## saw2sin
module saw2sin
( input  var        i_clk
, input  var [15:0] i_saw
, output var [15:0] o_sin
);
For scale: roughly 6800 cells after synthesis, ~16 flip-flops, about 33 I/O pins, roughly 44000 um^2 of cells after synthesis.
Settings: LEC_CHECK=0, ABC_AREA=1, CAP_MARGIN=15, CORE_MARGIN=2, CORE_UTILIZATION=72, CTS_CLUSTER_DIAMETER=372, CTS_CLUSTER_SIZE=99, PLACE_DENSITY=0.38, SLEW_MARGIN=35, TNS_END_PERCENT=10; clock period 38.2 ns.
run.sh (not shown) runs the stock make flow with config.mk's settings and CLKGATE_MAP_FILE=.
The starting point stopped in detailed placement (3_5_place_dp).
Rerun with:
Settings changed: ABC_AREA 1 to unset, CAP_MARGIN 15 to 20, CORE_UTILIZATION 72 to 70, CTS_CLUSTER_DIAMETER 372 to unset, CTS_CLUSTER_SIZE 99 to unset, PLACE_DENSITY 0.38 to unset, SLEW_MARGIN 35 to 20, TNS_END_PERCENT 10 to unset.
Clock period 38.2 ns to 54.0 ns, I/O delays scaled along.
The new run never finished: it broke off in detailed placement (3_5_place_dp).
Area after synthesis shrinks by 0.65%.
Synthesized cell count shrinks by 11%.
Die area grows by 2.2%.
Rerun with:
Settings changed: CORE_UTILIZATION 70 to 40.
Clock period 54.0 ns to 67.6 ns, I/O delays scaled along.
Result: The new run finished with timing, DRC and antenna clean. Synthesized area does not change. Die size went up by 74%. Synthesized cell count stays the same.
Rerun with:
Settings changed: CORE_UTILIZATION 40 to 57, TNS_END_PERCENT set to 5.
Clock period 67.6 ns to 57.4 ns, I/O delays scaled along.
Outcome: Now the flow completed, yet does not pass: setup timing. Global-route usage rises by 15 points. Via count rises by 31%. Setup slack got worse by 8.6 ns. Routed wire length rises by 35%. Final cell count rises by 23%. Utilization rises by 42 points. Critical path depth rises by 40. Worst hold slack got worse by 1.7 ns. Flip-flop count does not change. Cell area rises by 34%.

========
The RTL this note starts from:
==> flow/design.v <==
`default_nettype none
module cordic
( input  var [15:0] i_qph  
, output var [15:0] o_sin  
);
logic [15:0] i_x;
logic [15:0] i_y;
always_comb i_x = i_qph[15] ? 16'h0000 : 16'hDBD9;
always_comb i_y = i_qph[15] ? 16'hDBD9 : 16'h0000;
logic [22:0] cordic_angle [0:18];
always_comb cordic_angle[ 0] = 23'h25C80A;  
always_comb cordic_angle[ 1] = 23'h13F670;  
always_comb cordic_angle[ 2] = 23'h0A2223;  
always_comb cordic_angle[ 3] = 23'h05161A;  
always_comb cordic_angle[ 4] = 23'h028BAF;  
always_comb cordic_angle[ 5] = 23'h0145EC;  
always_comb cordic_angle[ 6] = 23'h00A2F8;  
always_comb cordic_angle[ 7] = 23'h00517C;  
always_comb cordic_angle[ 8] = 23'h0028BE;  
always_comb cordic_angle[ 9] = 23'h00145F;  
always_comb cordic_angle[10] = 23'h000A2F;  
always_comb cordic_angle[11] = 23'h000517;  
always_comb cordic_angle[12] = 23'h00028B;  
always_comb cordic_angle[13] = 23'h000145;  
always_comb cordic_angle[14] = 23'h0000A2;  
always_comb cordic_angle[15] = 23'h000051;  
always_comb cordic_angle[16] = 23'h000028;  
always_comb cordic_angle[17] = 23'h000014;  
always_comb cordic_angle[18] = 23'h00000A;  
/*verilator lint_off UNOPTFLAT*/
logic [18:0] x [0:19];
logic [18:0] y [0:19];
logic [22:0] p [0:19];
/*verilator lint_on UNOPTFLAT*/
always_comb x[0] = {1'b0, i_x, {2{1'b0}}};
always_comb y[0] = {1'b0, i_y, {2{1'b0}}};
always_comb p[0] = {i_qph, {7{1'b0}}};
/*verilator lint_off ALWCOMBORDER*/
for (genvar i = 0; i < 19; i = i + 1) begin: l_cordic_steps
  always_comb
    if (p[i][22]) begin
      x[i+1] = x[i] + (y[i] >>> (i+1));
      y[i+1] = y[i] - (x[i] >>> (i+1));
      p[i+1] = p[i] + cordic_angle[i];
    end else begin
      x[i+1] = x[i] - (y[i] >>> (i+1));
      y[i+1] = y[i] + (x[i] >>> (i+1));
      p[i+1] = p[i] - cordic_angle[i];
    end
end
/*verilator lint_on ALWCOMBORDER*/
always_comb
  if (i_qph > 16'd65508)   o_sin = 16'hFFFE;
  else if (i_qph < 16'd32) o_sin = i_qph + (i_qph >> 1);
  else                     o_sin = y[19][17:2];
endmodule
`default_nettype none
module saw2sin
( input  var        i_clk
, input  var [15:0] i_saw
, output var [15:0] o_sin
);
logic invert;
always_comb invert = i_saw[15];
logic reverse;
always_comb reverse = i_saw[14];
logic [15:0] qsaw;
always_comb qsaw = reverse
  ? {~i_saw[13:0], 2'b11}  
  : {i_saw[13:0], 2'b01};  
logic [15:0] qsin;
cordic cordic
( .i_qph (qsaw)
, .o_sin (qsin)
);
logic [16:0] sin;
always_ff @(posedge i_clk) sin <= reverse
  ? (invert ? ~{1'b1, qsin[15:0]}           
            : {1'b1, qsin[15:0]} + 17'd1)   
  : (invert ? ~{1'b1, qsin[15:0]} + 17'd2   
            : {1'b1, qsin[15:0]} + 17'd0);  
always_comb o_sin = sin[16:1];
endmodule
clock: 38.2 ns
lec_check: 0
abc_area: 1
cap_margin: 15
core_margin: 2
core_utilization: 72
cts_cluster_size: 99
slew_margin: 20
tns_end_percent: 10
The first run stopped in detailed placement with DPL-0038.
==> next run, changes <==
CAP_MARGIN = 20   (was 15)
CORE_UTILIZATION = 57   (was 72)
CTS_CLUSTER_SIZE = default   (was 99)
HOLD_SLACK_MARGIN = -0.1   (was default)
TNS_END_PERCENT = default   (was 10)
clock period = 53.3 ns   (was 38.2 ns; I/O delays follow)
Outcome: This time the run finished but failed the layout checks on setup timing; synthesized area does not change; die area increases by 26%; synthesized cell count stays the same.
==> next run, changes <==
ABC_AREA = default   (was 1)
CORE_UTILIZATION = 72   (was 57)
CTS_CLUSTER_DIAMETER = 312   (was default)
CTS_CLUSTER_SIZE = 92   (was default)
HOLD_SLACK_MARGIN = default   (was -0.1)
clock period = 19.9 ns   (was 53.3 ns; I/O delays follow)
With this change the flow never finished: it broke off in detailed placement. Synthesized area decreases by 0.65%. Die size is lower by 21%. Synthesized cell count falls by 11%.
==> next run, changes <==
CORE_UTILIZATION = 65   (was 72)
CTS_CLUSTER_DIAMETER = default   (was 312)
CTS_CLUSTER_SIZE = default   (was 92)
clock period = 67.6 ns   (was 19.9 ns; I/O delays follow)
Outcome: The changed run finished with timing, DRC and antenna clean; synthesized area does not change; die area is higher by 11%; synthesized cell count does not change.
==> next run, changes <==
CORE_UTILIZATION = 40   (was 65)
clock period = 70.0 ns   (was 67.6 ns; I/O delays follow)
After rerunning: The changed run went through all stages and came out clean; routed wire length climbs by 0.46%; non-clock buffer count falls by 92; core utilization is lower by 29 points; hold slack gains 420 ps; via count fell by 3.3%.
